[flow/run.sh]
#!/bin/bash
# the make line also repeats each setting of config.mk as NAME=value (left out here)
make -C /OpenROAD-flow-scripts/flow DESIGN_CONFIG=/design/flow/config.mk WORK_HOME=/design/flow/orfs CLKGATE_MAP_FILE= finish
[flow/config.mk]
export PLATFORM = sky130hd
export DESIGN_NAME = connect_four
export DESIGN_NICKNAME = connect_four
export VERILOG_FILES = /design/flow/design.v
export SDC_FILE = /design/flow/constraint.sdc
export NUM_CORES = 4
export LEC_CHECK = 0
export CAP_MARGIN = 20
export CORE_MARGIN = 2
export CORE_UTILIZATION = 70
export PLACE_DENSITY = 0.6
export SLEW_MARGIN = 20
[flow/constraint.sdc]
create_clock -name core_clock -period 4.14 [get_ports {clock}]
set_input_delay 0.8280 -clock core_clock [delete_from_list [all_inputs] [get_ports {clock}]]
set_output_delay 0.8280 -clock core_clock [all_outputs]
set_load 0.01 [all_outputs]
[flow/design.v]
`timescale 1ns / 1ps
module debounce_one_shot(
    input CLK,
    input EN,
    input RST,
    input BTN,
    output logic DB_BTN
    );
    localparam logic [7:0] c_LOW_GOING_HIGH_CLOCKS = 8'h19;  
    localparam logic [7:0] c_HIGH_GOING_LOW_CLOCKS = 8'h33;  
    localparam logic [7:0] c_ONE_SHOT_CLOCKS       = 8'h01;  
    typedef enum { ST_init, ST_BTN_low, ST_BTN_low_to_high, ST_BTN_high, ST_BTN_high_to_low, ST_one_shot} STATES;
    STATES NS, PS;
    logic [7:0] s_db_count;
    logic s_count_rst, s_count_inc;
    always_ff @(posedge CLK) begin
        if (RST == 1'b1)
            s_db_count <= 8'h00;
        else if (EN == 1'b1) begin
            if (s_count_rst == 1'b1)
                s_db_count <= 8'h00;
            else if (s_count_inc == 1'b1)
                s_db_count <= s_db_count + 1;
        end
    end
    always_ff @(posedge CLK) begin
       if (RST == 1'b1)
           PS <= ST_init;
       else if (EN == 1'b1)
           PS <= NS; 
    end
    always_comb begin
        NS = ST_init;
        DB_BTN = 1'b0;
        s_count_rst = 1'b0;
        s_count_inc = 1'b0;
        case (PS)
            ST_init: begin           
                NS = ST_BTN_low;
                DB_BTN = 1'b0;
                s_count_rst = 1'b1;
            end
            ST_BTN_low: begin    
                if (BTN == 1'b1) begin        
                    NS = ST_BTN_low_to_high;  
                    s_count_inc = 1'b1;        
                end
                else begin
                    NS = ST_BTN_low;         
                    s_count_rst = 1'b1;
                end
            end
            ST_BTN_low_to_high: begin    
                if (BTN == 1'b1) begin   
                    if (s_db_count == c_LOW_GOING_HIGH_CLOCKS) begin 
                        NS = ST_BTN_high;
                        s_count_rst = 1'b1;
                    end
                    else begin           
                        NS = ST_BTN_low_to_high;
                        s_count_inc = 1'b1;
                    end
                end
                else begin               
                    NS = ST_BTN_low;
                    s_count_rst = 1'b1;
                end
            end
            ST_BTN_high: begin           
                if (BTN == 1'b1) begin 
                    NS = ST_BTN_high;
                    s_count_rst = 1'b1;
                end
                else begin               
                    NS = ST_BTN_high_to_low;
                    s_count_inc = 1'b1;
                end
            end
            ST_BTN_high_to_low: begin
                if (BTN == 1'b0) begin   
                    if (s_db_count == c_HIGH_GOING_LOW_CLOCKS) begin 
                        NS = ST_one_shot;
                        s_count_rst = 1'b1;
                    end
                    else begin           
                        NS = ST_BTN_high_to_low;
                        s_count_inc = 1'b1;
                    end
                end
                else begin               
                    NS = ST_BTN_high;
                    s_count_rst = 1'b1;
                end 
            end
            ST_one_shot: begin   
                if (s_db_count == c_ONE_SHOT_CLOCKS) begin  
                    NS = ST_init;
                    s_count_rst = 1'b1;
                    DB_BTN = 1'b0;
                end
                else begin               
                    NS = ST_one_shot;
                    s_count_inc = 1'b1;
                    DB_BTN = 1'b1;
                end
            end
            default: begin               
                NS = ST_init;
                s_count_rst = 1'b1;
                s_count_inc = 1'b0;
                DB_BTN = 1'b0;
            end
        endcase
    end
endmodule
`timescale 1ns / 1ps
module position_mover(   
    input RBTN,  
    input LBTN,  
    input clock,
    input en,
    input reset,
    input rst,
    output [2:0] columnPosition
    );
    logic [2:0] position;
    always_ff @(posedge clock) begin
        if (reset)
            position <= 3'b011;
        else if (!en)
            position <= position;
        else if (rst)
            position <= 3'b011;
        else begin
            if(RBTN && !LBTN && position < 6)        
                position <= position + 1;
            else if (LBTN && !RBTN && position > 0)  
                position <= position - 1;
        end
    end   
    assign columnPosition = position;  
endmodule
`timescale 1ns / 1ps
module game_state(
    input clock,
    input en,                                
    input reset,                             
    input rst,                               
    input select,                            
    input [2:0] columnPosition,
    output logic [7:0][7:0] green_grid,        
    output logic [7:0][7:0] blue_grid        
    );
    reg turn;     
    always_ff @ (posedge clock) begin 
        if (reset)
            turn <= 0;
        else if (!en)
            turn <= turn;
        else if (rst)                                 
            turn <= 0;
        else begin
            if (select)                          
                turn <= ~turn;
        end
    end
    reg [7:0] topRow;
    always_comb begin
        case (columnPosition)
            3'b000: topRow = 8'b01111111;                
            3'b001: topRow = 8'b10111111;                
            3'b010: topRow = 8'b11011111;
            3'b011: topRow = 8'b11101111;
            3'b100: topRow = 8'b11110111;
            3'b101: topRow = 8'b11111011;
            3'b110: topRow = 8'b11111101;
            default: topRow = 8'b11111111;
        endcase;
    end
    reg [6:0][2:0] columnCount;                  
    always_ff @ (posedge clock) begin
        if (reset) begin
            for(int i = 0; i < 7; i ++) begin 
                columnCount[i] <= 3'b000; 
            end
        end
        else if (!en) begin
        end
        else if (rst) begin                                 
            for(int i = 0; i < 7; i ++) begin 
                columnCount[i] <= 3'b000; 
            end
        end    
        else begin
            if(select && columnCount[columnPosition] < 5)   
                columnCount[columnPosition] <= columnCount[columnPosition] + 1;
        end
    end
    always_ff @ (posedge clock) begin
      if (reset) begin
        for(int i = 0; i < 8; i++) begin
            green_grid[i] <= 8'b11111111;
            blue_grid[i] <= 8'b11111111;
        end
      end
      else if (en) begin
        case (turn)
            (1'b0): begin 
                    green_grid[0] <= topRow;
                    blue_grid[0] <= 8'b11111111;
             end
            (1'b1): begin
                blue_grid[0] <= topRow;
                green_grid[0] <= 8'b11111111;
             end
        endcase
        if (rst) begin                           
            for(int i = 1; i < 8; i++) begin
                green_grid[i] <= 8'b11111111;
                blue_grid[i] <= 8'b11111111;
            end
        end 
        else begin
            if (select) begin                    
                case (turn)
                    (1'b0):  green_grid[7 - columnCount[columnPosition]][7 - columnPosition] <= 1'b0; 
                    (1'b1): blue_grid[7 - columnCount[columnPosition]][7 - columnPosition] <= 1'b0;
                endcase
            end
        end
      end
    end
endmodule
`timescale 1ns / 1ps
module matrix_driver(
    input clock,  
    input en,
    input reset,
    input [7:0][7:0] green_grid, blue_grid,        
    output logic [7:0] green_driver, blue_driver, row_driver    
    );
    logic [2:0] count;                           
    always_ff @ (posedge clock) begin
        if (reset)
            count <= 3'b000;
        else if (en)
            count <= count + 3'b001;
    end
    always @ (*)  begin                           
        case (count)                             
            3'b000: row_driver = 8'b00000001;        
            3'b001: row_driver = 8'b00000010;       
            3'b010: row_driver = 8'b00000100;
            3'b011: row_driver = 8'b00001000;
            3'b100: row_driver = 8'b00010000;
            3'b101: row_driver = 8'b00100000;
            3'b110: row_driver = 8'b01000000;
            3'b111: row_driver = 8'b10000000;
            default: row_driver = 8'b00000000;
        endcase
    end
    assign green_driver = green_grid[count];         
    assign blue_driver = blue_grid[count];
endmodule
`timescale 1ns / 1ps
module connect_four(
    input clock,
    input reset,                        
    input rbtn, lbtn, mbtn, bbtn,
    output logic [7:0] row, greenColumn, blueColumn  
    );
    logic inter_clock, db_mbtn, db_bbtn, db_lbtn, db_rbtn;
    logic [7:0][7:0] blue_gridTest, green_gridTest;
    logic [2:0] position;
    logic [7:0] topRow;
    clk_div MYCLOCK (
        .clk(clock),
        .reset(reset),
        .sclk(inter_clock)
    );   
    debounce_one_shot debouncer1 (
        .CLK(clock),
        .EN(inter_clock),
        .RST(reset),
        .BTN(mbtn),
        .DB_BTN(db_mbtn)
    );
    debounce_one_shot debouncer2 (
        .CLK(clock),
        .EN(inter_clock),
        .RST(reset),
        .BTN(bbtn),
        .DB_BTN(db_bbtn)
    );
    debounce_one_shot debouncer3 (   
        .CLK(clock),
        .EN(inter_clock),
        .RST(reset),
        .BTN(rbtn),
        .DB_BTN(db_rbtn)
    );
    debounce_one_shot debouncer4 (   
        .CLK(clock),
        .EN(inter_clock),
        .RST(reset),
        .BTN(lbtn),
        .DB_BTN(db_lbtn)
    );
    position_mover mover(
        .RBTN(db_rbtn),
        .LBTN(db_lbtn),
        .rst(db_bbtn),
        .clock(clock),
        .en(inter_clock),
        .reset(reset),
        .columnPosition(position)
    );
    game_state game(
        .clock(clock),
        .en(inter_clock),
        .reset(reset),
        .rst(db_bbtn),
        .select(db_mbtn),
        .columnPosition(position),
        .green_grid(green_gridTest),
        .blue_grid(blue_gridTest)
    );
    matrix_driver driver (
        .clock(clock),
        .en(inter_clock),
        .reset(reset),
        .blue_grid(blue_gridTest),
        .green_grid(green_gridTest),
        .green_driver(greenColumn),
        .blue_driver(blueColumn),
        .row_driver(row)
    );
endmodule
module clk_div (
    input clk,
    input reset,
    output sclk
    );
  localparam integer MAX_COUNT = 60; 
  integer div_cnt;
  reg tmp_clk; 
   always @ (posedge clk)              
   begin
         if (reset)
         begin
            tmp_clk <= 0;
            div_cnt <= 0;
         end else if (div_cnt == MAX_COUNT) 
         begin
            tmp_clk <= ~tmp_clk; 
            div_cnt <= 0;
         end else
            div_cnt <= div_cnt + 1;  
   end 
   assign sclk = (div_cnt == MAX_COUNT) && !tmp_clk; 
endmodule
==> flow_summary_export.csv, run 1 <==
group,metric,value,unit
run_status,status,"complete, no violations",
timing,fin_skew,13.1,ps
routing,routed.top_layer,"met4",
yosys,yosysChipArea,12200,um^2
critical_path,crit_chain,"mux2_2 -> a21oi_2 -> and2_1 -> inv_1 -> ha_1 -> nand2_1 -> nor3_1 -> ha_1 -> or3_1 -> nor2_1 -> a21boi_1 -> nand2_1 -> a31o_2",
pwr,pg_clk,0.00250,W
routing,first_pass_iters,6,
critical_path,rr_endpoint,"game.green_grid[11]",
critical_path,slowest_delay,570,ps
yosys,yosysTopAreaCell,"dfxtp_1",
yosys,mux_area_frac,0.0937,
routing,drt-wirelength-per-cell,19.3,um
critical_path,crit_buf_inv,1,
critical_path,r2r_slack,420,ps
yosys,ys_sh_xor,0.0286,
yosys,topCombFamilyByArea,"simple AND/OR/NAND/NOR gates",
critical_path,cp.depth,13,
pwr,clkPwrFrac,0.497,
yosys,syn_nets,1399,
routing,route.met3.wl,2.59,mm
cts,clock_latency,530,ps
timing,hold_ws,446,ps
timing,hold_viol_final,0,
routing,first_iter_violations,981,
run,warnings,37,
finish,finalInstanceArea,13700,um^2
cts,hold_buffers,0,
timing,worstMarginPinSlew,982,ps
yosys,synth_cells,1372,
global_routing,grt_max_degree,60,
global_routing,antenna_found_initial,0,
min_path,hp-start,"game.blue_grid[0]",
global_routing,grt_pass1_vias,9947,
yosys,synthArstFlopShare,0,
yosys,synth.distinct_cells,80,
critical_path,setup.worst_path.end,"game.green_grid[11]",
floorplan,coreArea,17200,um^2
placement,dpl_cell_area,12800,um^2
global_routing,grt_pass1_wl,50.5,mm
cts,cts_setup_buffers,0,
critical_path,rr_startpoint,"mover.position[0]",
yosys,yosys-top-cells-count,"dfxtp_1, nor2_1, a21oi_1",
cts,cts_sinks,253,
pwr,comb-power,0.0000844,W
yosys,synth_top_flop_cell,"dfxtp_1",
routing,wl_met1,13.2,mm
routing,wl_met2,14.7,mm
min_path,min_path_cells,1,
pwr,seqPwrFrac,0.486,
routing,num_vias,10600,
routing,drc,0,
routing,ant_nets,0,
floorplan,die_h,136,um
timing,fin_crit_sh,0.898,
pwr,peakVddDrop,0.000423,V
finish,area_delta_synth_final,11.7,%
placement,port_buffers,29,
pwr,p_int,0.00396,W
critical_path,cp.arrival,4140,ps
pwr,sequentialPower,0.00244,W
yosys,ys_sh_simple,0.216,
timing,worst_slew_margin_rel,0.345,
pwr,power_frac_comb,0.017,
routing,drt_wl_total,31.5,mm
yosys,syn_area,12200,um^2
global_routing,grt_usage,0.339,
critical_path,cp_slowest_cell,"a21boi_1",
routing,diodes,0,
pwr,p_leak,4.79,nW
routing,vias_per_cell,6.54,
cts,cts_buffer_depth,3,
critical_path,path_max_fanout,9,
cts,root_buffer,"clkbuf_16",
timing,rsz0062_at_grt,"no",
yosys,ys.flops,253,
run,cap_violations,0,
timing,final.setup.tns,0,ps
finish,nets,1410,
yosys,ys_sh_aoi,0.185,
critical_path,critPathLaunch,"mover.position[0]",
critical_path,end_kind,"register",
timing,max_freq,0.269,GHz
cts,cts_tree,"done",
critical_path,crit_path_start_kind,"register",
placement,gp_congestion,0.976,
yosys,ys_sh_adder,0.0215,
cts,cts_resized,0,
floorplan,die_w,136,um
timing,drv_slew,0,
yosys,avgSynthCellArea,8.92,um^2
global_routing,grt_overflow,0,
cts,clk_pin_slew_worst_paths,60,ps
yosys,area_leaders,"dfxtp_1, mux4_2, a21oi_1, nor2_1, nand2_1",
yosys,yosysTopAreaCellShare,0.414,
critical_path,r2r_cells,13,
pwr,maxPowerGroup,"the clock network",
yosys,yosys_cells,1372,
floorplan,io_pins,30,
pwr,p_sw_frac,0.210,
cts,numCtsBuffers,27,
critical_path,crit_family,"AND-OR/OR-AND gates",
min_path,hold_path_class,"register to register",
yosys,edf_count,0,
cts,htreeDepth,1,
timing,setup_viol,0,
yosys,ys_warn_count,5,
finish,logic_area,6690,um^2
floorplan,die_area,18600,um^2
finish,seq_area,5070,um^2
finish,nFillCells,1236,
min_path,worstHoldEndpoint,"game.blue_grid[0]",
yosys,postSynthSeqShare,0.414,
critical_path,crit_type,"register to register",
floorplan,fp_util,0.713,
yosys,most_common_cell,"dfxtp_1",
timing,min_period,3720,ps
pwr,power_density,367,nW/um^2
floorplan,rows,48,
pwr,p_sw,0.00105,W
critical_path,cp_data_required_time,4570,ps
placement,dp_hpwl,21.2,mm
==> through the flow <==
step	utilization	instances	worst slack, ps	power (W)
detailed placement	0.743	1579	518	0.00258
global route	0.796	1626	244	0.00514
global placement	0.743	1579	581	0.00258
floorplan	-	1372	661	0.00255
finish	0.796	1626	421	0.00502
CTS	0.796	1626	504	0.00504
==> layer usage <==
metal,global-route usage,up-vias
li1,-,5027
met3,0.0619,88
met4,0.109,0
met2,0.561,433
met1,0.450,5094
met5,0,-
==> cell type report <==
cell class | instances | share of cell area
clock inverter | 9 | 0.00961
inverter | 26 | 0.00714
clock buffer | 38 | 0.0575
multi-input combinational | 1006 | 0.489
sequential | 253 | 0.371
tap | 225 | 0.0206
timing repair buffer | 69 | 0.0456
==> run 2, diff against run 1 <==
- CORE_UTILIZATION: 70 -> 72
- CTS_CLUSTER_SIZE: default -> 42
- HOLD_SLACK_MARGIN: default -> 0.29
- SETUP_SLACK_MARGIN: default -> 0.6
- clock period: 4.14 -> 8.0 ns (I/O delays scaled with it)
==> run 2 against run 1 <==
Net effect: routed wire length increased by 1.1%; critical path depth unchanged; worst setup slack improved by 2400 ps; via count increased by 1.0%; design area decreased by 2.2%; sequential power decreased by 48%; count of clock-buffer cells in the layout decreased by 2; synthesized cell count unchanged; largest cell class unchanged; largest power group is now registers.
==> flow_summary_export.csv, run 2 <==
group,metric,value,unit
run_status,status,"complete, no violations",
cts,htreeDepth,1,
placement,port_buffers,29,
critical_path,path_max_fanout,29,
run,cap_violations,0,
critical_path,r2r_cells,13,
finish,final_core_util,0.807,
timing,final.setup.tns,0,ps
finish,nets,1381,
routing,ant_nets,0,
routing,num_vias,10800,
timing,max_freq,0.192,GHz
global_routing,grt_pass1_wl,51.2,mm
yosys,synthArstFlopShare,0,
placement,gp_congestion,0.975,
floorplan,die_area,18100,um^2
run,warnings,37,
yosys,yosysTopAreaCell,"dfxtp_1",
yosys,avgSynthCellArea,8.92,um^2
yosys,yosys-top-cells-count,"dfxtp_1, nor2_1, a21oi_1",
yosys,mux_area_frac,0.0937,
yosys,syn_nets,1399,
global_routing,grt_pass1_vias,9934,
yosys,most_common_cell,"dfxtp_1",
cts,cts_resized,0,
routing,diodes,0,
critical_path,cp.arrival,5580,ps
critical_path,slowest_delay,1060,ps
min_path,worstHoldEndpoint,"game.green_grid[0]",
yosys,syn_area,12200,um^2
cts,root_buffer,"clkbuf_16",
routing,drc,0,
finish,area_delta_synth_final,9.32,%
critical_path,end_kind,"register",
floorplan,io_pins,30,
pwr,comb-power,0.0000416,W
routing,drt_wl_total,31.8,mm
floorplan,die_w,134,um
critical_path,setup.worst_path.end,"game.green_grid[23]",
yosys,synth.distinct_cells,80,
cts,cts_setup_buffers,0,
critical_path,cp.depth,13,
global_routing,grt_max_degree,69,
critical_path,critPathLaunch,"mover.position[0]",
cts,clk_pin_slew_worst_paths,60,ps
yosys,ys.flops,253,
cts,hold_buffers,0,
cts,cts_sinks,253,
yosys,ys_sh_xor,0.0286,
timing,setup_viol,0,
critical_path,r2r_slack,2790,ps
cts,numCtsBuffers,26,
pwr,power_frac_comb,0.016,
pwr,peakVddDrop,0.000185,V
critical_path,crit_type,"register to register",
finish,nFillCells,1115,
timing,hold_ws,449,ps
floorplan,die_h,134,um
timing,drv_slew,0,
min_path,min_path_cells,1,
timing,rsz0062_at_grt,"no",
yosys,ys_sh_adder,0.0215,
timing,worst_slew_margin_rel,0.251,
pwr,power_density,189,nW/um^2
critical_path,rr_endpoint,"game.green_grid[23]",
yosys,area_leaders,"dfxtp_1, mux4_2, a21oi_1, nor2_1, nand2_1",
pwr,maxPowerGroup,"registers",
pwr,pg_clk,0.00123,W
global_routing,antenna_found_initial,0,
cts,clock_latency,540,ps
critical_path,cp_slowest_cell,"dfxtp_1",
pwr,p_leak,4.61,nW
pwr,seqPwrFrac,0.499,
yosys,yosysTopAreaCellShare,0.414,
timing,hold_viol_final,0,
yosys,yosysChipArea,12200,um^2
global_routing,grt_overflow,0,
finish,stdcell_count,1591,
routing,vias_per_cell,6.76,
pwr,sequentialPower,0.00126,W
pwr,p_int,0.00200,W
critical_path,crit_buf_inv,2,
yosys,ys_warn_count,5,
routing,first_iter_violations,1275,
floorplan,coreArea,16600,um^2
critical_path,rr_startpoint,"mover.position[0]",
yosys,postSynthSeqShare,0.414,
yosys,yosys_cells,1372,
timing,min_period,5210,ps
pwr,clkPwrFrac,0.484,
critical_path,crit_family,"simple AND/OR/NAND/NOR gates",
placement,dp_cells,1546,
floorplan,fp_util,0.738,
cts,cts_buffer_depth,3,
critical_path,crit_chain,"mux2_2 -> a21oi_2 -> and2_1 -> inv_1 -> ha_1 -> nand2_1 -> nor3_1 -> ha_1 -> inv_1 -> nor3_1 -> a32o_1 -> nor4b_4 -> a21oi_1",
timing,fin_skew,12.7,ps
pwr,p_sw_frac,0.210,
routing,first_pass_iters,6,
timing,worstMarginPinSlew,1120,ps
yosys,ys_sh_aoi,0.185,
pwr,p_sw,0.000531,W
yosys,topCombFamilyByArea,"simple AND/OR/NAND/NOR gates",
critical_path,cp_data_required_time,8370,ps
yosys,synth_top_flop_cell,"dfxtp_1",
min_path,hold_path_class,"register to register",
routing,drt-wirelength-per-cell,20.0,um
timing,fin_crit_sh,0.651,
critical_path,crit_path_start_kind,"register",
min_path,hp-start,"game.green_grid[0]",
cts,cts_tree,"done",
yosys,edf_count,0,
placement,dp_hpwl,20.4,mm
floorplan,rows,47,
yosys,synth_cells,1372,
global_routing,grt_usage,0.349,
yosys,ys_sh_simple,0.216,
==> run 2: stage by stage <==
step / cell area, um^2 / worst slack (ps) / power [W]
2_1_floorplan: 12200 / 4150 / 0.00132
3_3_place_gp: 12500 / 3390 / 0.00133
3_5_place_dp: 12500 / 3170 / 0.00133
4_1_cts: 13400 / 3070 / 0.00253
5_1_grt: 13400 / 2680 / 0.00259
6_report: 13400 / 2790 / 0.00253
==> run 2: layout make-up <==
cell class | instances | area [um^2] | area share
Multi-Input combinational cell | 1006 | 6690 | 0.500
Sequential cell | 253 | 5070 | 0.379
Clock buffer | 36 | 759 | 0.0568
Timing Repair Buffer | 41 | 375 | 0.0281
Tap cell | 220 | 275 | 0.0206
Clock inverter | 9 | 114 | 0.00851
Inverter | 26 | 97.6 | 0.00729
==> run 2: per-layer routing <==
layer | part of all wire | GRT usage | vias to the layer above | routed length [um]
met5 | 0 | 0 | - | 0
met4 | 0.029 | 0.102 | 0 | 910
met3 | 0.095 | 0.0574 | 91 | 3020
met2 | 0.46 | 0.550 | 552 | 14500
met1 | 0.42 | 0.497 | 5142 | 13400
li1 | - | - | 4966 | -
==> run 3, diff against run 2 <==
- ABC_AREA: default -> 1
- CELL_PAD_IN_SITES_DETAIL_PLACEMENT: default -> 2
- CORE_UTILIZATION: 72 -> 60
- CTS_CLUSTER_SIZE: 42 -> 46
- GPL_TIMING_DRIVEN: default -> 0
- HOLD_SLACK_MARGIN: 0.29 -> default
- MAX_ROUTING_LAYER: default -> met4
- MIN_ROUTING_LAYER: default -> met2
- SETUP_SLACK_MARGIN: 0.6 -> default
- SLEW_MARGIN: 20 -> 10
- TNS_END_PERCENT: default -> 85
- clock period: 8.0 -> 10.0 ns (I/O delays scaled with it)
==> run 3 against run 2 <==
Net effect: the flow now stops in 3_5_place_dp; die size up 30%; synthesized area increased by 9.6%; synthesized cell count grew 43%.
==> flow_summary_export.csv, run 3 <==
group,metric,value,unit
floorplan,die_area,23600,um^2
yosys,area_leaders,"dfxtp_1, nand2_1, inv_1, a21oi_1, o21ai_0",
floorplan,rows,54,
yosys,avgSynthCellArea,6.83,um^2
yosys,ys_warn_count,5,
yosys,ys_sh_adder,0.0196,
yosys,synth.distinct_cells,59,
yosys,most_common_cell,"nand2_1",
floorplan,fp_util,0.613,
yosys,synth_cells,1964,
yosys,syn_nets,1991,
run_status,toolErrorMsg,"[ERROR DPL-0033] detailed placement checks failed during check placement.",
yosys,synth_top_flop_cell,"dfxtp_1",
floorplan,coreArea,21900,um^2
placement,gp_congestion,1.09,
yosys,topCombFamilyByArea,"simple AND/OR/NAND/NOR gates",
yosys,yosysTopAreaCell,"dfxtp_1",
yosys,syn_area,13400,um^2
floorplan,io_pins,30,
yosys,yosysChipArea,13400,um^2
floorplan,die_h,154,um
yosys,yosysTopAreaCellShare,0.378,
yosys,mux_area_frac,0,
yosys,synthArstFlopShare,0,
yosys,edf_count,0,
yosys,ys_sh_simple,0.286,
yosys,ys_sh_aoi,0.176,
yosys,ys_sh_xor,0.0224,
floorplan,die_w,154,um
yosys,yosys_cells,1964,
run_status,failed_stage,"3_5_place_dp",
placement,port_buffers,27,
run_status,status,"did not finish",
yosys,ys.flops,253,
yosys,yosys-top-cells-count,"nand2_1, inv_1, dfxtp_1",
yosys,postSynthSeqShare,0.378,
[run 3: stage by stage]
stage / std cells / hold WS, ps / setup WS [ps] / area (um^2)
3_3_place_gp: 2271 / 423 / 5430 / 14000
2_1_floorplan: 1964 / 411 / 6580 / 13400
==> run 4, diff against run 3 <==
- ABC_AREA: 1 -> default
- CELL_PAD_IN_SITES_DETAIL_PLACEMENT: 2 -> 1
- CELL_PAD_IN_SITES_GLOBAL_PLACEMENT: default -> 2
- CORE_ASPECT_RATIO: default -> 0.55
- CORE_MARGIN: 2 -> 6
- CORE_UTILIZATION: 60 -> 44
- CTS_CLUSTER_SIZE: 46 -> default
- GPL_TIMING_DRIVEN: 0 -> 1
- MAX_ROUTING_LAYER: met4 -> default
- MIN_ROUTING_LAYER: met2 -> default
- PLACE_DENSITY: 0.6 -> default
- PLACE_DENSITY_LB_ADDON: default -> 0.08
- SLEW_MARGIN: 10 -> 20
- TNS_END_PERCENT: 85 -> 40
- clock period: 10.0 -> 3.23 ns (I/O delays scaled with it)
==> run 4 against run 3 <==
Net effect: the run now finishes clean; die size increased by 36%; synthesized area decreased by 8.7%; synthesized cell count decreased by 30%.
==> flow_summary_export.csv, run 4 <==
group,metric,value,unit
critical_path,crit_type,"register to primary output",
yosys,ys.flops,253,
run,cap_violations,0,
pwr,p_int,0.00493,W
critical_path,cp_data_required_time,2580,ps
finish,seq_area,5070,um^2
yosys,avgSynthCellArea,8.92,um^2
global_routing,grt_max_degree,55,
finish,nets,1453,
yosys,mux_area_frac,0.0937,
yosys,yosysTopAreaCellShare,0.414,
critical_path,rr_endpoint,"game.blue_grid[34]",
yosys,yosysTopAreaCell,"dfxtp_1",
yosys,topCombFamilyByArea,"simple AND/OR/NAND/NOR gates",
pwr,seqPwrFrac,0.496,
finish,nFillCells,3067,
floorplan,die_area,32100,um^2
placement,port_buffers,29,
routing,vias_per_cell,6.03,
global_routing,grt_pass1_wl,62.8,mm
pwr,p_sw,0.00137,W
placement,dpl_cell_area,13300,um^2
cts,clock_latency,540,ps
finish,finalInstanceArea,14300,um^2
routing,diodes,0,
run_status,status,"complete, no violations",
yosys,yosysChipArea,12200,um^2
critical_path,slowest_delay,530,ps
routing,drc,0,
yosys,syn_area,12200,um^2
cts,cts_buffer_depth,3,
cts,htreeDepth,1,
finish,logic_area,6780,um^2
yosys,ys_warn_count,5,
critical_path,crit_family,"multiplexers",
yosys,ys_sh_aoi,0.185,
placement,dp_hpwl,28.9,mm
routing,first_iter_violations,821,
timing,worst_slew_margin_rel,0.491,
timing,drv_slew,0,
yosys,synth_cells,1372,
critical_path,crit_buf_inv,2,
finish,area_delta_synth_final,16.6,%
yosys,ys_sh_adder,0.0215,
cts,numCtsBuffers,25,
pwr,comb-power,0.000123,W
routing,drt-wirelength-per-cell,22.1,um
timing,setup_viol,0,
timing,fin_crit_sh,0.978,
floorplan,die_h,136,um
pwr,clkPwrFrac,0.485,
cts,cts_sinks,253,
critical_path,rr_startpoint,"mover.position[0]",
critical_path,cp.arrival,2510,ps
min_path,worstHoldEndpoint,"game.blue_grid[0]",
yosys,most_common_cell,"dfxtp_1",
pwr,peakVddDrop,0.000305,V
yosys,postSynthSeqShare,0.414,
critical_path,cp.depth,4,
run,warnings,36,
critical_path,setup.worst_path.end,"blueColumn[3]",
routing,ant_nets,0,
min_path,min_path_cells,1,
global_routing,grt_overflow,0,
floorplan,rows,44,
critical_path,crit_path_start_kind,"register",
min_path,hold_path_class,"register to register",
pwr,power_density,442,nW/um^2
floorplan,fp_util,0.457,
pwr,maxPowerGroup,"registers",
floorplan,die_w,237,um
yosys,edf_count,0,
global_routing,grt_usage,0.242,
pwr,p_leak,4.98,nW
timing,worstMarginPinSlew,756,ps
routing,num_vias,10900,
yosys,synth_top_flop_cell,"dfxtp_1",
cts,cts_tree,"done",
timing,hold_ws,454,ps
yosys,area_leaders,"dfxtp_1, mux4_2, a21oi_1, nor2_1, nand2_1",
critical_path,critPathLaunch,"driver.count[1]",
critical_path,path_max_fanout,35,
pwr,pg_clk,0.00305,W
timing,max_freq,0.317,GHz
pwr,power_frac_comb,0.020,
yosys,synth.distinct_cells,80,
routing,first_pass_iters,7,
critical_path,r2r_slack,100,ps
floorplan,coreArea,26800,um^2
yosys,yosys_cells,1372,
routing,drt_wl_total,40.0,mm
global_routing,antenna_found_initial,0,
yosys,ys_sh_xor,0.0286,
yosys,ys_sh_simple,0.216,
timing,rsz0062_at_grt,"yes",
yosys,syn_nets,1399,
cts,clk_pin_slew_worst_paths,70,ps
cts,root_buffer,"clkbuf_16",
timing,hold_viol_final,0,
yosys,yosys-top-cells-count,"dfxtp_1, nor2_1, a21oi_1",
critical_path,end_kind,"primary output",
pwr,p_sw_frac,0.217,
timing,fin_skew,16.3,ps
timing,min_period,3160,ps
critical_path,r2r_cells,16,
critical_path,crit_chain,"buf_12 -> mux4_2 -> mux2_2 -> clkdlybuf4s50_1",
critical_path,cp_slowest_cell,"mux4_2",
global_routing,grt_pass1_vias,10800,
placement,gp_congestion,0.938,
yosys,synthArstFlopShare,0,
pwr,power,0.00630,W
pwr,sequentialPower,0.00312,W
min_path,hp-start,"game.blue_grid[0]",
floorplan,io_pins,30,
run 4: routing by layer:
layer	up-vias	GRT usage	part of all wire	routed length, um
met3	41	0.0619	0.073	2900
met1	5488	0.386	0.53	21300
li1	5116	-	-	-
met5	-	0	0	0
met2	271	0.328	0.38	15300
met4	0	0.0331	0.0099	394
run 4: through the flow:
stage	setup slack, ps	std cells	utilization	setup TNS (ps)
final	72.2	1810	0.532	0
after CTS	24.2	1808	0.529	0
after global routing	-45.6	1810	0.532	-101
after global placement	30.8	1765	0.497	0
after floorplan	11.1	1372	-	0
after detailed placement	-111	1765	0.497	-1820
run 4: layout make-up:
type | count | area share
multi-input combinational | 1006 | 0.475
sequential | 253 | 0.355
inverter | 26 | 0.00701
clock inverter | 9 | 0.00938
clock buffer | 34 | 0.0497
timing repair buffer | 114 | 0.0710
tap | 368 | 0.0323
run 4: what timing repair did:
action / CTS / global route
setup endpoints to repair: 33 / 75
hold buffers: 0 / 0
buffers inserted: 0 / 2
pin swaps: 0 / 3
gates resized: 9 / 21
==> run 5, diff against run 4 <==
- CELL_PAD_IN_SITES_DETAIL_PLACEMENT: 1 -> 0
- CELL_PAD_IN_SITES_GLOBAL_PLACEMENT: 2 -> 0
- CORE_MARGIN: 6 -> 2
- CORE_UTILIZATION: 44 -> 70
- CTS_CLUSTER_DIAMETER: default -> 42
- CTS_CLUSTER_SIZE: default -> 35
- HOLD_SLACK_MARGIN: default -> -0.09
- SETUP_SLACK_MARGIN: default -> 0.64
- clock period: 3.23 -> 4.98 ns (I/O delays scaled with it)
==> run 5 against run 4 <==
Net effect: routed wire length shrank 17%; worst hold slack gained 9.3 ps; sequential power fell by 35%; design area shrank 7.1%; power is 41% lower; die size decreased by 42%; largest cell class unchanged; flip-flop count did not move.
==> flow_summary_export.csv, run 5 <==
group,metric,value,unit
run_status,status,"complete, no violations",
pwr,p_sw,0.000900,W
critical_path,cp_data_required_time,5350,ps
floorplan,die_h,102,um
routing,num_vias,10700,
global_routing,antenna_found_initial,2,
critical_path,cp_slowest_cell,"nor4b_4",
timing,setup_viol,0,
yosys,ys_warn_count,5,
floorplan,coreArea,16900,um^2
critical_path,crit_buf_inv,2,
critical_path,rr_startpoint,"mover.position[0]",
timing,fin_skew,20.1,ps
finish,area_delta_synth_final,8.36,%
min_path,min_path_cells,1,
timing,worst_slew_margin_rel,0.249,
critical_path,rr_endpoint,"game.green_grid[53]",
yosys,synth_top_flop_cell,"dfxtp_1",
placement,gp_congestion,0.999,
yosys,ys_sh_adder,0.0215,
yosys,avgSynthCellArea,8.92,um^2
pwr,pg_clk,0.00161,W
critical_path,path_max_fanout,21,
timing,fin_crit_sh,0.816,
yosys,syn_nets,1399,
yosys,yosys_cells,1372,
yosys,ys_sh_simple,0.216,
yosys,synth.distinct_cells,80,
floorplan,die_area,18600,um^2
global_routing,grt_pass1_wl,53.1,mm
floorplan,die_w,182,um
yosys,most_common_cell,"dfxtp_1",
pwr,p_int,0.00281,W
timing,rsz0062_at_grt,"no",
pwr,seqPwrFrac,0.546,
placement,dp_hpwl,23.5,mm
pwr,maxPowerGroup,"registers",
routing,vias_per_cell,6.74,
yosys,ys_sh_aoi,0.185,
critical_path,crit_family,"simple AND/OR/NAND/NOR gates",
cts,htreeDepth,1,
global_routing,grt_max_degree,65,
yosys,yosysChipArea,12200,um^2
critical_path,end_kind,"register",
timing,final.setup.tns,0,ps
critical_path,crit_path_frequent_cell,"nor3_1",
yosys,area_leaders,"dfxtp_1, mux4_2, a21oi_1, nor2_1, nand2_1",
pwr,peakVddDrop,0.000198,V
min_path,hp-start,"game.green_grid[0]",
routing,drt-wirelength-per-cell,20.9,um
pwr,p_sw_frac,0.243,
yosys,topCombFamilyByArea,"simple AND/OR/NAND/NOR gates",
yosys,ys_sh_xor,0.0286,
routing,drt_wl_total,33.3,mm
yosys,ys.flops,253,
floorplan,rows,35,
timing,max_freq,0.246,GHz
cts,cts_sinks,253,
global_routing,grt_overflow,0,
finish,nFillCells,1207,
yosys,synthArstFlopShare,0,
cts,cts_tree,"done",
global_routing,grt_usage,0.360,
critical_path,r2r_cells,12,
cts,clock_latency,510,ps
yosys,yosys-top-cells-count,"dfxtp_1, nor2_1, a21oi_1",
pwr,power_density,280,nW/um^2
min_path,worstHoldEndpoint,"game.green_grid[0]",
critical_path,setup.worst_path.end,"game.green_grid[53]",
floorplan,fp_util,0.724,
yosys,synth_cells,1372,
critical_path,cp.arrival,4440,ps
yosys,syn_area,12200,um^2
critical_path,r2r_slack,920,ps
pwr,comb-power,0.0000696,W
routing,first_pass_iters,6,
critical_path,critPathLaunch,"mover.position[0]",
yosys,edf_count,0,
critical_path,crit_path_start_kind,"register",
pwr,power_frac_comb,0.019,
critical_path,crit_type,"register to register",
global_routing,grt_pass1_vias,9830,
placement,port_buffers,29,
finish,nets,1385,
floorplan,io_pins,30,
yosys,postSynthSeqShare,0.414,
yosys,yosysTopAreaCellShare,0.414,
cts,root_buffer,"clkbuf_16",
critical_path,slowest_delay,610,ps
timing,min_period,4060,ps
timing,worstMarginPinSlew,1130,ps
cts,cts_setup_buffers,0,
pwr,sequentialPower,0.00203,W
timing,drv_slew,0,
timing,setup_ws,918,ps
routing,ant_nets,0,
routing,drc,0,
run,warnings,35,
timing,hold_viol_final,0,
min_path,hold_path_class,"register to register",
pwr,clkPwrFrac,0.435,
critical_path,cp.depth,12,
cts,clk_pin_slew_worst_paths,90,ps
critical_path,crit_chain,"buf_4 -> mux2i_1 -> mux4_2 -> inv_2 -> ha_1 -> nand2_1 -> nor3_1 -> ha_2 -> nor3_1 -> a32o_1 -> nor4b_4 -> a21oi_1",
pwr,p_leak,4.57,nW
yosys,yosysTopAreaCell,"dfxtp_1",
yosys,mux_area_frac,0.0937,
routing,first_iter_violations,1332,
cts,cts_buffer_depth,3,
cts,numCtsBuffers,19,
routing,diodes,0,
placement,post-place-ws,802,ps
run,cap_violations,0,
==> run 5: through the flow <==
stage	cell area (um^2)	cells	power, W	hold WS, ps	util
global placement	12600	1559	0.00214	433	0.746
finish	13300	1591	0.00371	464	0.785
global route	13300	1591	0.00380	474	0.785
floorplan	12200	1372	0.00212	411	-
detailed placement	12600	1559	0.00214	442	0.746
CTS	13300	1591	0.00371	463	0.784
==> run 5: area by class of cell <==
type / instances / area, um^2 / area share
Multi-Input combinational cell: 1006 / 6690 / 0.505
Sequential cell: 253 / 5070 / 0.382
Timing Repair Buffer: 52 / 483 / 0.0364
Clock buffer: 19 / 475 / 0.0358
Tap cell: 222 / 278 / 0.0209
Clock inverter: 13 / 170 / 0.0128
Inverter: 26 / 97.6 / 0.00736
==> run 5: repair_timing <==
item	in CTS	in global routing
endpoints found under the setup margin	0	17
resized	0	2
hold buffers	0	0
==> run 5: per-layer routing <==
metal,share of wire,routed length [um],track usage,vias to the layer above
met3,0.13,4280,0.125,56
li1,-,-,-,4956
met2,0.39,13100,0.496,601
met4,0.013,431,0.0620,4
met1,0.46,15500,0.548,5111
met5,0.00078,26,0,-
==> run 6, diff against run 5 <==
- CORE_ASPECT_RATIO: 0.55 -> 1.57
- CORE_UTILIZATION: 70 -> 72
- CTS_CLUSTER_DIAMETER: 42 -> default
- CTS_CLUSTER_SIZE: 35 -> 20
- HOLD_SLACK_MARGIN: -0.09 -> default
- SETUP_SLACK_MARGIN: 0.64 -> default
- clock period: 4.98 -> 2.74 ns (I/O delays scaled with it)
==> run 6 against run 5 <==
Net effect: synthesized cell count stayed put; die size is 2.8% lower; the flow now stops in 5_1_grt; synthesized area stayed put.
==> flow_summary_export.csv, run 6 <==
group,metric,value,unit
floorplan,fp_util,0.737,
yosys,ys_sh_xor,0.0286,
yosys,yosysTopAreaCell,"dfxtp_1",
yosys,area_leaders,"dfxtp_1, mux4_2, a21oi_1, nor2_1, nand2_1",
run_status,status,"did not finish",
floorplan,die_area,18100,um^2
yosys,edf_count,0,
yosys,synth_cells,1372,
cts,htreeDepth,1,
placement,gp_congestion,0.961,
floorplan,die_w,108,um
yosys,yosys_cells,1372,
placement,dp_hpwl,24.4,mm
yosys,synth.distinct_cells,80,
yosys,avgSynthCellArea,8.92,um^2
yosys,synth_top_flop_cell,"dfxtp_1",
floorplan,coreArea,16600,um^2
yosys,syn_area,12200,um^2
floorplan,io_pins,30,
yosys,ys_sh_aoi,0.185,
floorplan,die_h,167,um
yosys,ys_sh_adder,0.0215,
yosys,topCombFamilyByArea,"simple AND/OR/NAND/NOR gates",
floorplan,rows,59,
yosys,yosysTopAreaCellShare,0.414,
cts,cts_buffer_depth,3,
cts,numCtsBuffers,24,
yosys,ys.flops,253,
yosys,ys_warn_count,5,
yosys,synthArstFlopShare,0,
placement,port_buffers,29,
yosys,yosys-top-cells-count,"dfxtp_1, nor2_1, a21oi_1",
cts,root_buffer,"clkbuf_16",
cts,cts_sinks,253,
yosys,ys_sh_simple,0.216,
yosys,mux_area_frac,0.0937,
run_status,failed_stage,"5_1_grt",
yosys,most_common_cell,"dfxtp_1",
yosys,yosysChipArea,12200,um^2
yosys,postSynthSeqShare,0.414,
placement,dp_cells,1656,
yosys,syn_nets,1399,
==> run 6: timing repair <==
item	CTS
cloned	4
pin swaps	20
setup buffers	31
gates resized	100
hold buffers	0
endpoints found under the setup margin	133
==> run 6: per-stage QoR <==
step / instance area (um^2) / worst slack (ps) / hold WS, ps
after CTS: 14900 / -66.9 / 422
after floorplan: 12400 / -236 / 411
after global placement: 13600 / -84.1 / 436
after detailed placement: 13600 / -178 / 458
==> run 7, diff against run 6 <==
- ABC_AREA: default -> 0
- CAP_MARGIN: 20 -> 0
- CELL_PAD_IN_SITES_DETAIL_PLACEMENT: 0 -> default
- CELL_PAD_IN_SITES_GLOBAL_PLACEMENT: 0 -> default
- CORE_ASPECT_RATIO: 1.57 -> default
- CTS_CLUSTER_DIAMETER: default -> 358
- CTS_CLUSTER_SIZE: 20 -> 22
- GPL_TIMING_DRIVEN: 1 -> default
- PLACE_DENSITY: default -> 0.65
- PLACE_DENSITY_LB_ADDON: 0.08 -> default
- TNS_END_PERCENT: 40 -> default
- clock period: 2.74 -> 2.85 ns (I/O delays scaled with it)
==> run 7 against run 6 <==
Net effect: the layout now fails its checks (setup timing); synthesized cell count did not move; die size fell by 0.15%; synthesized area did not move.
==> flow_summary_export.csv, run 7 <==
group,metric,value,unit
pwr,maxPowerGroup,"registers",
critical_path,path_max_fanout,7,
pwr,sequentialPower,0.00353,W
critical_path,cp_slowest_cell,"or3_4",
yosys,topCombFamilyByArea,"simple AND/OR/NAND/NOR gates",
min_path,worstHoldEndpoint,"game.blue_grid[0]",
critical_path,rr_startpoint,"mover.position[0]",
floorplan,fp_util,0.738,
pwr,p_leak,5.04,nW
run,warnings,39,
timing,worst_slew_margin_rel,0.426,
yosys,synth_cells,1372,
yosys,synth_top_flop_cell,"dfxtp_1",
pwr,power_frac_comb,0.023,
routing,num_vias,11300,
pwr,seqPwrFrac,0.609,
yosys,ys_sh_aoi,0.185,
yosys,synthArstFlopShare,0,
critical_path,crit_chain,"buf_6 -> mux2_4 -> a21oi_4 -> and2_4 -> inv_4 -> ha_4 -> nand2_4 -> nor3_4 -> ha_4 -> or3_4 -> a211oi_2 -> buf_4 -> buf_8 -> a31oi_1",
yosys,edf_count,0,
timing,max_freq,0.347,GHz
routing,route.met3.wl,3.12,mm
critical_path,rr_endpoint,"game.blue_grid[23]",
routing,drc,0,
finish,final_core_util,0.858,
cts,hold_buffers,0,
finish,area_delta_synth_final,16.2,%
pwr,p_int,0.00454,W
routing,drt-wirelength-per-cell,20.8,um
timing,rsz0062_at_grt,"yes",
placement,dpl_cell_area,13400,um^2
timing,fin_skew,39.2,ps
global_routing,grt_pass1_vias,10500,
pwr,power_density,408,nW/um^2
timing,drv_slew,0,
yosys,ys_sh_adder,0.0215,
floorplan,die_area,18100,um^2
pwr,pg_clk,0.00213,W
cts,root_buffer,"clkbuf_16",
routing,ant_nets,0,
timing,fin_crit_sh,1.01,
min_path,hold_path_class,"register to register",
timing,min_period,2880,ps
cts,numCtsBuffers,15,
routing,wl_met1,13.7,mm
global_routing,grt_pass1_wl,53.4,mm
global_routing,grt_usage,0.364,
timing,setup_ws,-34.8,ps
yosys,postSynthSeqShare,0.414,
critical_path,crit_buf_inv,4,
critical_path,slowest_delay,430,ps
routing,first_iter_violations,1229,
timing,setup_viol,3,
pwr,p_sw_frac,0.218,
cts,htreeDepth,1,
placement,port_buffers,29,
yosys,yosysChipArea,12200,um^2
routing,vias_per_cell,6.75,
yosys,ys_warn_count,5,
yosys,mux_area_frac,0.0937,
min_path,min_path_cells,1,
finish,stdcell_count,1670,
cts,cts_sinks,253,
critical_path,crit_path_frequent_cell,"ha_4",
yosys,syn_nets,1399,
run_status,violations,"setup timing",
global_routing,grt_overflow,0,
critical_path,crit_type,"register to register",
floorplan,io_pins,30,
floorplan,die_w,134,um
placement,gp_congestion,0.945,
finish,finalInstanceArea,14200,um^2
yosys,yosysTopAreaCell,"dfxtp_1",
global_routing,grt_max_degree,49,
min_path,hp-start,"game.blue_grid[0]",
critical_path,setup.worst_path.end,"game.blue_grid[23]",
run,cap_violations,0,
critical_path,cp.depth,14,
placement,dp_hpwl,22.7,mm
pwr,comb-power,0.000136,W
pwr,peakVddDrop,0.000504,V
placement,post-place-ws,-82.5,ps
yosys,most_common_cell,"dfxtp_1",
yosys,ys_sh_simple,0.216,
finish,nets,1477,
critical_path,cp.arrival,3260,ps
cts,clock_latency,510,ps
critical_path,crit_family,"simple AND/OR/NAND/NOR gates",
cts,clk_pin_slew_worst_paths,90,ps
routing,drt_wl_total,34.7,mm
timing,hold_viol_final,0,
global_routing,antenna_found_initial,0,
run_status,status,"failed layout checks",
critical_path,crit_path_start_kind,"register",
yosys,avgSynthCellArea,8.92,um^2
critical_path,r2r_slack,-30,ps
critical_path,cp_data_required_time,3220,ps
yosys,syn_area,12200,um^2
routing,diodes,0,
pwr,p_sw,0.00126,W
yosys,synth.distinct_cells,80,
critical_path,critPathLaunch,"mover.position[0]",
cts,cts_buffer_depth,3,
timing,worstMarginPinSlew,853,ps
routing,first_pass_iters,5,
critical_path,r2r_cells,14,
timing,final.setup.tns,-55.7,ps
floorplan,coreArea,16600,um^2
critical_path,end_kind,"register",
routing,wl_met2,16.3,mm
cts,cts_tree,"done",
floorplan,die_h,134,um
yosys,yosys_cells,1372,
routing,routed.top_layer,"met4",
yosys,yosys-top-cells-count,"dfxtp_1, nor2_1, a21oi_1",
placement,dp_cells,1635,
floorplan,rows,47,
pwr,clkPwrFrac,0.367,
yosys,yosysTopAreaCellShare,0.414,
yosys,ys_sh_xor,0.0286,
yosys,ys.flops,253,
yosys,area_leaders,"dfxtp_1, mux4_2, a21oi_1, nor2_1, nand2_1",
-- run 7: layer usage --
metal | up-vias | global-route usage
met5 | - | 0
li1 | 5147 | -
met3 | 134 | 0.0676
met2 | 645 | 0.595
met1 | 5343 | 0.487
met4 | 0 | 0.129
-- run 7: cell type report --
type | instances | area, um^2
multi-input combinational | 1006 | 6970
sequential | 253 | 5080
fill | 940 | 2350
timing repair buffer | 148 | 1400
clock buffer | 15 | 375
tap | 220 | 275
inverter | 26 | 100
clock inverter | 2 | 25.0
-- run 7: repair_timing --
item                                    in CTS  in global routing
gates resized                               33                 46
cloned                                       2                  0
pin swaps                                    2                 11
buffers inserted                             4                 12
endpoints found under the setup margin      58                106
endpoints found under the hold margin        0                  0
-- run 7: stage by stage --
stage | total power (W) | hold slack, ps
floorplan | 0.00371 | 411
global placement | 0.00375 | 437
detailed placement | 0.00375 | 433
CTS | 0.00580 | 454
global route | 0.00594 | 480
finish | 0.00580 | 451
==> run 8, diff against run 7 <==
- ABC_AREA: 0 -> default
- CAP_MARGIN: 0 -> 20
- CTS_CLUSTER_DIAMETER: 358 -> default
- CTS_CLUSTER_SIZE: 22 -> default
- PLACE_DENSITY: 0.65 -> default
- SETUP_SLACK_MARGIN: default -> 0.65
- clock period: 2.85 -> 4.38 ns (I/O delays scaled with it)
==> run 8 against run 7 <==
Net effect: now clean on timing, DRC and antenna; global-route usage decreased by 1.6 points; clock power rose by 7%; clock skew decreased by 28 ps; power is 20% lower; flip-flop count is the same; via count is 3.8% lower; highest routed layer unchanged.
==> flow_summary_export.csv, run 8 <==
group,metric,value,unit
routing,diodes,0,
floorplan,die_w,134,um
pwr,comb-power,0.0000796,W
critical_path,cp_data_required_time,3500,ps
finish,nFillCells,1055,
pwr,clkPwrFrac,0.488,
timing,final.setup.tns,0,ps
cts,root_buffer,"clkbuf_16",
yosys,ys_sh_simple,0.216,
yosys,synth_cells,1372,
pwr,p_sw_frac,0.209,
pwr,power_density,342,nW/um^2
min_path,hold_path_class,"register to register",
yosys,yosys-top-cells-count,"dfxtp_1, nor2_1, a21oi_1",
pwr,p_sw,0.000973,W
critical_path,crit_family,"buffers and inverters",
global_routing,grt_pass1_vias,10200,
routing,ant_nets,0,
critical_path,setup.worst_path.end,"greenColumn[0]",
run_status,status,"complete, no violations",
timing,min_period,3640,ps
yosys,synth.distinct_cells,80,
critical_path,path_max_fanout,38,
cts,clk_pin_slew_worst_paths,60,ps
cts,cts_sinks,253,
critical_path,crit_chain,"buf_4 -> mux4_2 -> mux2_2 -> clkdlybuf4s50_1",
critical_path,slowest_delay,590,ps
pwr,p_leak,4.77,nW
critical_path,cp.depth,4,
yosys,yosys_cells,1372,
placement,dp_hpwl,20.7,mm
critical_path,cp.arrival,2760,ps
global_routing,grt_max_degree,52,
yosys,ys_sh_aoi,0.185,
routing,first_pass_iters,5,
pwr,power_frac_comb,0.017,
yosys,ys_sh_xor,0.0286,
timing,fin_skew,11.7,ps
critical_path,crit_path_start_kind,"register",
pwr,p_int,0.00369,W
finish,stdcell_count,1620,
min_path,worstHoldEndpoint,"game.green_grid[0]",
yosys,mux_area_frac,0.0937,
cts,numCtsBuffers,26,
placement,gp_congestion,0.934,
global_routing,grt_pass1_wl,51.6,mm
floorplan,die_area,18100,um^2
run,cap_violations,0,
placement,dp_cells,1567,
floorplan,rows,47,
cts,cts_buffer_depth,3,
timing,max_freq,0.275,GHz
critical_path,r2r_slack,850,ps
yosys,synthArstFlopShare,0,
floorplan,coreArea,16600,um^2
yosys,postSynthSeqShare,0.414,
pwr,pg_clk,0.00227,W
floorplan,io_pins,30,
pwr,sequentialPower,0.00231,W
routing,num_vias,10800,
pwr,maxPowerGroup,"registers",
yosys,area_leaders,"dfxtp_1, mux4_2, a21oi_1, nor2_1, nand2_1",
min_path,min_path_cells,1,
yosys,syn_area,12200,um^2
routing,vias_per_cell,6.69,
placement,port_buffers,29,
global_routing,grt_overflow,0,
critical_path,crit_type,"register to primary output",
yosys,topCombFamilyByArea,"simple AND/OR/NAND/NOR gates",
floorplan,die_h,134,um
yosys,ys_warn_count,5,
cts,htreeDepth,1,
yosys,yosysTopAreaCell,"dfxtp_1",
yosys,yosysChipArea,12200,um^2
timing,hold_viol_final,0,
critical_path,rr_endpoint,"game.green_grid[10]",
global_routing,grt_usage,0.348,
timing,worstMarginPinSlew,1110,ps
run,warnings,37,
yosys,edf_count,0,
routing,drt-wirelength-per-cell,19.5,um
yosys,yosysTopAreaCellShare,0.414,
yosys,syn_nets,1399,
cts,hold_buffers,0,
pwr,seqPwrFrac,0.495,
yosys,synth_top_flop_cell,"dfxtp_1",
floorplan,fp_util,0.738,
timing,worst_slew_margin_rel,0.262,
critical_path,r2r_cells,16,
critical_path,cp_slowest_cell,"mux4_2",
cts,clock_latency,530,ps
critical_path,rr_startpoint,"mover.position[0]",
routing,drt_wl_total,31.5,mm
min_path,hp-start,"game.green_grid[0]",
global_routing,antenna_found_initial,0,
yosys,ys_sh_adder,0.0215,
timing,drv_slew,0,
yosys,avgSynthCellArea,8.92,um^2
finish,area_delta_synth_final,11.4,%
critical_path,crit_buf_inv,2,
pwr,peakVddDrop,0.000353,V
timing,rsz0062_at_grt,"no",
timing,setup_viol,0,
critical_path,end_kind,"primary output",
yosys,most_common_cell,"dfxtp_1",
yosys,ys.flops,253,
cts,cts_tree,"done",
routing,first_iter_violations,1054,
routing,drc,0,
critical_path,critPathLaunch,"driver.count[1]",
finish,nets,1408,
timing,fin_crit_sh,0.830,
## run 8: repair_timing
action | CTS | global route
endpoints found under the hold margin | 0 | 0
buffers inserted | 3 | 3
pin swaps | 0 | 1
setup endpoints to repair | 24 | 25
resized | 3 | 3
## run 8: routing by layer
| metal | GRT usage | up-vias | share of wire |
|---|---|---|---|
| li1 | - | 5030 | - |
| met1 | 0.498 | 5181 | 0.43 |
| met2 | 0.539 | 516 | 0.44 |
| met3 | 0.0627 | 109 | 0.092 |
| met4 | 0.113 | 0 | 0.038 |
| met5 | 0 | - | 0 |
## run 8: area by class of cell
cell class / count / area (um^2) / area share
clock buffers: 40 / 795 / 0.0583
clock inverters: 7 / 88.8 / 0.00652
inverters: 26 / 97.6 / 0.00716
well taps: 220 / 275 / 0.0202
multi-input cells: 1006 / 6700 / 0.492
repair buffers: 68 / 603 / 0.0442
flip-flops and latches: 253 / 5070 / 0.372
## run 8: through the flow
step                      hold slack (ps)   util  area (um^2)  setup WS, ps  power [W]
after floorplan                       411      -        12200           901    0.00241
after global placement                431  0.765        12700           758    0.00243
after detailed placement              429  0.765        12700           640    0.00243
after CTS                             446  0.820        13600           729    0.00466
after global routing                  465  0.822        13600           653    0.00476
final                                 441  0.822        13600           745    0.00466
==> run 9, diff against run 8 <==
- ABC_AREA: default -> 1
- CTS_CLUSTER_SIZE: default -> 76
- PLACE_DENSITY: default -> 0.35
- SETUP_SLACK_MARGIN: 0.65 -> 0.4
- clock period: 4.38 -> 2.96 ns (I/O delays scaled with it)
==> run 9 against run 8 <==
Net effect: now fails the layout checks on setup timing; critical path type is now register to register; worst setup slack got worse by 830 ps; critical endpoint is now game.green_grid[7]; clock skew rose by 18 ps; worst hold slack improved by 3.0 ps.
==> flow_summary_export.csv, run 9 <==
group,metric,value,unit
run_status,status,"failed layout checks",
run_status,violations,"setup timing",
pwr,pg_clk,0.00326,W
yosys,synth.distinct_cells,59,
timing,rsz0062_at_grt,"yes",
yosys,yosys-top-cells-count,"nand2_1, inv_1, dfxtp_1",
cts,cts_sinks,253,
critical_path,slowest_delay,420,ps
cts,numCtsBuffers,27,
placement,dp_cells,2176,
routing,drt_wl_total,50.0,mm
critical_path,rr_startpoint,"mover.position[0]",
timing,worst_slew_margin_rel,0.451,
yosys,yosysChipArea,13400,um^2
yosys,ys_sh_xor,0.0224,
finish,area_delta_synth_final,20.3,%
cts,clock_latency,550,ps
timing,drv_slew,0,
global_routing,grt_usage,0.395,
cts,cts_tree,"done",
critical_path,cp_slowest_cell,"dfxtp_4",
yosys,topCombFamilyByArea,"simple AND/OR/NAND/NOR gates",
yosys,synth_cells,1964,
timing,fin_skew,30.1,ps
timing,min_period,3050,ps
pwr,power_frac_comb,0.053,
run,warnings,39,
cts,root_buffer,"clkbuf_16",
run,cap_violations,0,
routing,drc,0,
routing,diodes,0,
critical_path,critPathLaunch,"mover.position[0]",
cts,clk_pin_slew_worst_paths,60,ps
pwr,sequentialPower,0.00342,W
cts,htreeDepth,1,
routing,first_pass_iters,31,
critical_path,rr_endpoint,"game.green_grid[7]",
pwr,p_sw,0.00164,W
critical_path,r2r_slack,-90,ps
global_routing,antenna_found_initial,2,
min_path,min_path_cells,2,
critical_path,crit_path_start_kind,"register",
yosys,yosysTopAreaCellShare,0.378,
yosys,ys_sh_adder,0.0196,
floorplan,die_w,140,um
yosys,syn_area,13400,um^2
pwr,comb-power,0.000377,W
critical_path,cp.arrival,3480,ps
yosys,yosys_cells,1964,
finish,logic_area,7350,um^2
critical_path,end_kind,"register",
global_routing,grt_pass1_vias,13400,
floorplan,die_h,140,um
global_routing,grt_overflow,0,
min_path,worstHoldEndpoint,"debouncer4.PS[3]",
critical_path,path_max_fanout,5,
critical_path,setup.worst_path.end,"game.green_grid[7]",
timing,setup_viol,2,
finish,stdcell_count,2280,
min_path,hold_path_class,"register to register",
floorplan,rows,49,
floorplan,fp_util,0.739,
yosys,synth_top_flop_cell,"dfxtp_1",
yosys,area_leaders,"dfxtp_1, nand2_1, inv_1, a21oi_1, o21ai_0",
finish,seq_area,5080,um^2
global_routing,grt_max_degree,61,
placement,port_buffers,29,
pwr,clkPwrFrac,0.462,
yosys,avgSynthCellArea,6.83,um^2
routing,vias_per_cell,6.76,
yosys,edf_count,0,
pwr,peakVddDrop,0.000523,V
critical_path,cp.depth,19,
critical_path,cp_data_required_time,3390,ps
yosys,ys_warn_count,5,
placement,dp_hpwl,25.3,mm
timing,max_freq,0.328,GHz
pwr,maxPowerGroup,"registers",
pwr,power,0.00705,W
pwr,seqPwrFrac,0.485,
timing,fin_crit_sh,1.03,
pwr,power_density,437,nW/um^2
global_routing,grt_pass1_wl,64.2,mm
floorplan,io_pins,30,
yosys,syn_nets,1991,
pwr,p_sw_frac,0.232,
finish,nets,2063,
yosys,synthArstFlopShare,0,
critical_path,crit_chain,"buf_12 -> nand2_1 -> nand3_2 -> nand2_1 -> nand2_2 -> nand2_4 -> ha_4 -> nor3b_1 -> ha_2 -> a21oi_4 -> buf_12 -> buf_4 -> nand3_4 -> nor3_4 -> nand2_1 -> nor2_2 -> nand2_1 -> nand2_1 -> inv_1",
placement,post-place-ws,184,ps
timing,setup_ws,-85.7,ps
floorplan,die_area,19700,um^2
floorplan,coreArea,18100,um^2
timing,final.setup.tns,-103,ps
routing,first_iter_violations,2558,
yosys,ys_sh_simple,0.286,
routing,ant_nets,0,
critical_path,crit_path_frequent_cell,"nand2_1",
yosys,yosysTopAreaCell,"dfxtp_1",
cts,cts_buffer_depth,3,
critical_path,crit_family,"simple AND/OR/NAND/NOR gates",
yosys,postSynthSeqShare,0.378,
pwr,p_leak,6.87,nW
yosys,mux_area_frac,0,
routing,num_vias,15400,
placement,gp_congestion,0.963,
timing,worstMarginPinSlew,816,ps
yosys,ys_sh_aoi,0.176,
yosys,ys.flops,253,
critical_path,crit_buf_inv,4,
min_path,hp-start,"debouncer4.PS[0]",
yosys,most_common_cell,"nand2_1",
critical_path,crit_type,"register to register",
finish,nFillCells,888,
pwr,p_int,0.00542,W
timing,hold_viol_final,0,
critical_path,r2r_cells,19,
routing,drt-wirelength-per-cell,21.9,um
[run 9: final cells by class]
cell class | count | share of cell area
clock inverter | 3 | 0.00116
inverter | 305 | 0.0729
tap | 229 | 0.0178
multi-input combinational | 1316 | 0.456
timing repair buffer | 133 | 0.0877
clock buffer | 41 | 0.0501
sequential | 253 | 0.315
[run 9: what timing repair did]
action / 4_1_cts / 5_1_grt
cloned: 5 / 8
buffers inserted: 10 / 37
pin swaps: 20 / 59
gates resized: 96 / 196
setup endpoints to repair: 143 / 188
hold buffers: 0 / 0
[run 9: per-stage QoR]
stage	area, um^2	utilization	hold WS (ps)
4_1_cts	15100	0.832	442
5_1_grt	16100	0.889	463
3_3_place_gp	13900	0.769	423
2_1_floorplan	13400	-	411
6_report	16100	0.889	444
3_5_place_dp	13900	0.769	427
[run 9: layer usage]
metal / vias to the layer above / GRT usage / share of wire
met3: 590 / 0.0687 / 0.14
met4: 4 / 0.191 / 0.099
li1: 6559 / - / -
met2: 1417 / 0.663 / 0.42
met1: 6842 / 0.494 / 0.33
met5: - / 0 / 0.00084
==> run 10, diff against run 9 <==
- ABC_AREA: 1 -> default
- CORE_UTILIZATION: 72 -> 62
- CTS_CLUSTER_SIZE: 76 -> default
- SETUP_SLACK_MARGIN: 0.4 -> default
- clock period: 2.96 -> 5.97 ns (I/O delays scaled with it)
==> run 10 against run 9 <==
Net effect: now clean on timing, DRC and antenna; synthesized area is 8.7% lower; fmax is 31% lower; critical path depth is 5 lower; register-to-register slack better by 1700 ps; power is 53% lower; synthesized cell count is 30% lower; die size is 5.8% higher; core utilization is 20 points lower; global-route usage is 10 points lower; non-clock buffer count is 88 lower; largest power group unchanged; sequential share of layout area is 6.2 points higher.
==> flow_summary_export.csv, run 10 <==
group,metric,value,unit
yosys,ys_sh_aoi,0.185,
yosys,syn_nets,1399,
timing,worstMarginPinSlew,1140,ps
critical_path,r2r_slack,1570,ps
routing,num_vias,10300,
pwr,comb-power,0.0000551,W
cts,root_buffer,"clkbuf_16",
cts,numCtsBuffers,27,
floorplan,rows,51,
routing,drt_wl_total,30.6,mm
routing,first_iter_violations,966,
critical_path,slowest_delay,550,ps
cts,clock_latency,540,ps
yosys,ys_sh_adder,0.0215,
pwr,maxPowerGroup,"registers",
timing,fin_crit_sh,0.738,
min_path,min_path_cells,1,
critical_path,end_kind,"register",
yosys,ys_sh_simple,0.216,
cts,clk_pin_slew_worst_paths,60,ps
cts,cts_sinks,253,
critical_path,crit_buf_inv,3,
yosys,ys_sh_xor,0.0286,
pwr,seqPwrFrac,0.508,
yosys,synth_cells,1372,
placement,dp_hpwl,20.5,mm
routing,drc,0,
routing,drt-wirelength-per-cell,18.6,um
pwr,power_frac_comb,0.017,
pwr,p_sw_frac,0.219,
yosys,syn_area,12200,um^2
critical_path,path_max_fanout,29,
yosys,yosysTopAreaCell,"dfxtp_1",
yosys,avgSynthCellArea,8.92,um^2
global_routing,grt_max_degree,77,
finish,final_core_util,0.694,
yosys,synth.distinct_cells,80,
timing,setup_viol,0,
run_status,status,"complete, no violations",
timing,final.setup.tns,0,ps
pwr,peakVddDrop,0.000255,V
critical_path,rr_startpoint,"mover.position[0]",
yosys,mux_area_frac,0.0937,
floorplan,die_h,145,um
min_path,hp-start,"game.blue_grid[0]",
timing,hold_ws,449,ps
yosys,yosys-top-cells-count,"dfxtp_1, nor2_1, a21oi_1",
yosys,edf_count,0,
finish,nFillCells,1621,
finish,nets,1386,
timing,max_freq,0.227,GHz
critical_path,r2r_cells,14,
placement,port_buffers,29,
global_routing,antenna_found_initial,0,
global_routing,grt_pass1_vias,9393,
pwr,power_density,248,nW/um^2
global_routing,grt_usage,0.293,
critical_path,crit_family,"simple AND/OR/NAND/NOR gates",
yosys,yosys_cells,1372,
min_path,worstHoldEndpoint,"game.blue_grid[0]",
global_routing,grtUsageMet1,0.415,
critical_path,critPathLaunch,"mover.position[0]",
pwr,power,0.00333,W
routing,ant_nets,0,
global_routing,grt_use_met3,0.0407,
run,warnings,37,
critical_path,setup.worst_path.end,"game.green_grid[21]",
yosys,area_leaders,"dfxtp_1, mux4_2, a21oi_1, nor2_1, nand2_1",
critical_path,cp.depth,14,
critical_path,cp.arrival,4770,ps
routing,first_pass_iters,5,
global_routing,use_met2,0.463,
yosys,topCombFamilyByArea,"simple AND/OR/NAND/NOR gates",
cts,cts_resized,0,
pwr,p_leak,4.63,nW
timing,rsz0062_at_grt,"no",
floorplan,die_w,145,um
yosys,most_common_cell,"dfxtp_1",
floorplan,fp_util,0.631,
finish,area_delta_synth_final,9.93,%
critical_path,cp_slowest_cell,"ha_1",
pwr,sequentialPower,0.00169,W
placement,gp_congestion,0.915,
pwr,p_int,0.00260,W
global_routing,grt_pass1_wl,48.9,mm
yosys,yosysChipArea,12200,um^2
floorplan,coreArea,19400,um^2
routing,vias_per_cell,6.29,
yosys,postSynthSeqShare,0.414,
timing,fin_skew,8.75,ps
timing,worst_slew_margin_rel,0.237,
timing,drv_slew,0,
yosys,synthArstFlopShare,0,
global_routing,busiest_layer,"met2",
cts,htreeDepth,1,
critical_path,crit_chain,"buf_4 -> mux2_2 -> a21oi_2 -> and2_1 -> inv_1 -> ha_1 -> nand2_1 -> nor3_1 -> ha_1 -> inv_1 -> nor3_1 -> a32o_1 -> nor4b_4 -> a21oi_1",
yosys,ys.flops,253,
cts,hold_buffers,0,
critical_path,cp_data_required_time,6340,ps
floorplan,die_area,20900,um^2
global_routing,grt_overflow,0,
min_path,hold_path_class,"register to register",
pwr,pg_clk,0.00158,W
yosys,ys_warn_count,5,
timing,min_period,4400,ps
critical_path,crit_type,"register to register",
run,cap_violations,0,
critical_path,crit_path_start_kind,"register",
critical_path,rr_endpoint,"game.green_grid[21]",
routing,diodes,0,
placement,dp_cells,1594,
cts,cts_buffer_depth,3,
pwr,p_sw,0.000731,W
floorplan,io_pins,30,
timing,hold_viol_final,0,
yosys,synth_top_flop_cell,"dfxtp_1",
cts,cts_setup_buffers,0,
yosys,yosysTopAreaCellShare,0.414,
pwr,clkPwrFrac,0.476,
cts,cts_tree,"done",
finish,stdcell_count,1645,
-- run 10: metal layers --
layer  wire length, um  part of all wire
met1             13700              0.45
met2             13900              0.45
met3              1920             0.063
met4              1080             0.035
met5                 0                 0
-- run 10: per-stage QoR --
stage,area [um^2],setup WS [ps]
after floorplan,12200,2490
after global placement,12600,1770
after detailed placement,12600,1630
after CTS,13400,1650
after global routing,13500,1270
final,13500,1570
-- run 10: area by class of cell --
cell class | instances | area (um^2) | area share
timing repair buffer | 45 | 418 | 0.0311
tap | 265 | 332 | 0.0246
inverter | 26 | 97.6 | 0.00725
sequential | 253 | 5070 | 0.377
clock inverter | 15 | 96.3 | 0.00716
multi-input combinational | 1006 | 6690 | 0.497
clock buffer | 35 | 756 | 0.0562
Power and IR drop assume default switching activity.
